==> inputs of trial 92 <==
==> flow/design.v <==
`timescale 1ns / 100ps
module Cordic(clk,rst,phase_step,xin,yin,xout,yout);
parameter IN_WIDTH	= 16; 
parameter EXTRA_BITS	= 6; 
localparam WI			= IN_WIDTH;
localparam WXY			= IN_WIDTH+EXTRA_BITS; 
localparam STG			= WXY; 
input clk;
input rst; 
input signed  [31:0]    phase_step; 
input signed  [WI-1:0]  xin,yin;
output signed [WXY-1:0] xout,yout;
wire signed [31:0] atan_table [0:31];
                 assign atan_table[00] = 32'b0010_0000_0000_0000_0000_0000_0000_0000;
						assign atan_table[01] = 32'b0001_0010_1110_0100_0000_0101_0001_1110;
						assign atan_table[02] = 32'b0000_1001_1111_1011_0011_1000_0101_1011;
						assign atan_table[03] = 32'b0000_0101_0001_0001_0001_0001_1101_0100;
						assign atan_table[04] = 32'b0000_0010_1000_1011_0000_1101_0100_0011;
						assign atan_table[05] = 32'b0000_0001_0100_0101_1101_0111_1110_0001;
						assign atan_table[06] = 32'b0000_0000_1010_0010_1111_0110_0001_1110;
						assign atan_table[07] = 32'b0000_0000_0101_0001_0111_1100_0101_0101;
						assign atan_table[08] = 32'b0000_0000_0010_1000_1011_1110_0101_0011;
						assign atan_table[09] = 32'b0000_0000_0001_0100_0101_1111_0010_1111;
						assign atan_table[10] = 32'b0000_0000_0000_1010_0010_1111_1001_1000;
						assign atan_table[11] = 32'b0000_0000_0000_0101_0001_0111_1100_1100;
						assign atan_table[12] = 32'b0000_0000_0000_0010_1000_1011_1110_0110;
						assign atan_table[13] = 32'b0000_0000_0000_0001_0100_0101_1111_0011;
						assign atan_table[14] = 32'b0000_0000_0000_0000_1010_0010_1111_1010;
						assign atan_table[15] = 32'b0000_0000_0000_0000_0101_0001_0111_1101;
						assign atan_table[16] = 32'b0000_0000_0000_0000_0010_1000_1011_1110;
						assign atan_table[17] = 32'b0000_0000_0000_0000_0001_0100_0101_1111;
						assign atan_table[18] = 32'b0000_0000_0000_0000_0000_1010_0011_0000;
						assign atan_table[19] = 32'b0000_0000_0000_0000_0000_0101_0001_1000;
						assign atan_table[20] = 32'b0000_0000_0000_0000_0000_0010_1000_1100;
						assign atan_table[21] = 32'b0000_0000_0000_0000_0000_0001_0100_0110;
						assign atan_table[22] = 32'b0000_0000_0000_0000_0000_0000_1010_0011;
						assign atan_table[23] = 32'b0000_0000_0000_0000_0000_0000_0101_0001;
						assign atan_table[24] = 32'b0000_0000_0000_0000_0000_0000_0010_1001;
						assign atan_table[25] = 32'b0000_0000_0000_0000_0000_0000_0001_0100;
						assign atan_table[26] = 32'b0000_0000_0000_0000_0000_0000_0000_1010;
						assign atan_table[27] = 32'b0000_0000_0000_0000_0000_0000_0000_0101;
						assign atan_table[28] = 32'b0000_0000_0000_0000_0000_0000_0000_0011;
						assign atan_table[29] = 32'b0000_0000_0000_0000_0000_0000_0000_0010;
						assign atan_table[30] = 32'b0000_0000_0000_0000_0000_0000_0000_0001;
						assign atan_table[31] = 32'b0000_0000_0000_0000_0000_0000_0000_0000;
reg signed [WXY-1:0] X [0:STG-1];
reg signed [WXY-1:0] Y [0:STG-1];
reg signed [31:0]    Z [0:STG-1]; 
reg [31:0] phase_acc;
wire [1:0]  quadrant = phase_acc [31:30]; 
wire signed [WI-1:0] nxin,nyin;
assign nxin = -xin;
assign nyin = -yin;
always @(posedge clk)
	begin
		case(quadrant)
			2'b00,2'b11: 
				begin  
					X[0] <= {xin[WI-1],xin}<<{EXTRA_BITS-1};
					Y[0] <= {yin[WI-1],yin}<<{EXTRA_BITS-1};
					Z[0] <= phase_acc ;
				end
			2'b01:
				begin
					X[0] <= {nyin[WI-1],nyin}<<{EXTRA_BITS-1};
					Y[0] <= {xin[WI-1],xin}<<{EXTRA_BITS-1};
					Z[0] <= {2'b00,phase_acc[29:0]}; 
				end
			2'b10:
				begin
					X[0] <= {yin[WI-1],yin}<<{EXTRA_BITS-1};
					Y[0] <= {nxin[WI-1],nxin}<<{EXTRA_BITS-1};
					Z[0] <= {2'b11,phase_acc[29:0]};
				end
			default:;
		endcase
		if(rst) phase_acc<=32'd0; else phase_acc<=phase_acc+phase_step;
	end
genvar i;
generate
	for(i=0;i<(STG-1);i=i+1)
	begin:ITERATION
	wire z_sign;
	wire signed [WXY-1:0] x_shr,y_shr;
	assign x_shr=X[i]>>>i;
	assign y_shr=Y[i]>>>i;
	assign z_sign=Z[i][31];
	always @ (posedge clk)
			begin
				X[i+1] <= z_sign?(X[i]+y_shr):(X[i]-y_shr);
				Y[i+1] <= z_sign?(Y[i]-x_shr):(Y[i]+x_shr);
				Z[i+1] <= z_sign?(Z[i]+atan_table[i]):(Z[i]-atan_table[i]);
				end
	end
endgenerate
assign xout	=	X[STG-1];
assign yout	=	Y[STG-1];
endmodule
==> flow/run.sh <==
#!/bin/bash
# the make line also repeats each setting of config.mk as NAME=value (left out here)
make -C /OpenROAD-flow-scripts/flow DESIGN_CONFIG=/design/flow/config.mk WORK_HOME=/design/flow/orfs CLKGATE_MAP_FILE= finish
==> flow/config.mk <==
export PLATFORM = sky130hd
export DESIGN_NAME = Cordic
export DESIGN_NICKNAME = Cordic
export VERILOG_FILES = /design/flow/design.v
export SDC_FILE = /design/flow/constraint.sdc
export NUM_CORES = 4
export LEC_CHECK = 0
export ABC_AREA = 0
export CAP_MARGIN = 20
export CELL_PAD_IN_SITES_GLOBAL_PLACEMENT = 3
export CORE_ASPECT_RATIO = 1.97
export CORE_MARGIN = 8
export CORE_UTILIZATION = 32
export CTS_CLUSTER_SIZE = 79
export GPL_TIMING_DRIVEN = 0
export MAX_ROUTING_LAYER = met4
export MIN_ROUTING_LAYER = met1
export SETUP_SLACK_MARGIN = 0.92
export SLEW_MARGIN = 40
export TNS_END_PERCENT = 25
==> flow/constraint.sdc <==
create_clock -name core_clock -period 4.6 [get_ports {clk}]
set_input_delay 0.9200 -clock core_clock [delete_from_list [all_inputs] [get_ports {clk}]]
set_output_delay 0.9200 -clock core_clock [all_outputs]
set_load 0.01 [all_outputs]
==> build 84 (differences from trial 92) <==
==> flow/config.mk (replaced) <==
export PLATFORM = sky130hd
export DESIGN_NAME = Cordic
export DESIGN_NICKNAME = Cordic
export VERILOG_FILES = /design/flow/design.v
export SDC_FILE = /design/flow/constraint.sdc
export NUM_CORES = 4
export LEC_CHECK = 0
export CAP_MARGIN = 10
export CORE_MARGIN = 2
export CORE_UTILIZATION = 72
export SETUP_SLACK_MARGIN = -0.33
export SLEW_MARGIN = 20
==> flow/constraint.sdc (replaced) <==
create_clock -name core_clock -period 3.26 [get_ports {clk}]
set_input_delay 0.6520 -clock core_clock [delete_from_list [all_inputs] [get_ports {clk}]]
set_output_delay 0.6520 -clock core_clock [all_outputs]
set_load 0.01 [all_outputs]
==> deck_impl_summary.md <==
Key Metrics from the Run

Run status
  • Status: complete, no violations

Global routing
  • Met1 Use GR: 15.3%

Worst setup path
  • CP endpoint: X[15][19]

Detailed routing
  • DRT Pass-1 Iters: 5
  • Vias/cell: 5.13
  • DRT met1 WL: ~110000 um

STA
  • Setup_tns: 0 ps

Finish
  • Reg area: roughly 32000 um2
(the above is from trial 92)
==> deck_impl_summary.md <==
Key Metrics from the Run

Run status
  • Status: failed layout checks
  • Failed Checks: negative setup slack

STA
  • Slack of the critical path: -523 ps
  • Setup-failing EPs final: 351

Finish
  • Reg area: 32100 um2

Global routing
  • Met1 Use GR: 45.1%
(the above is from build 84)
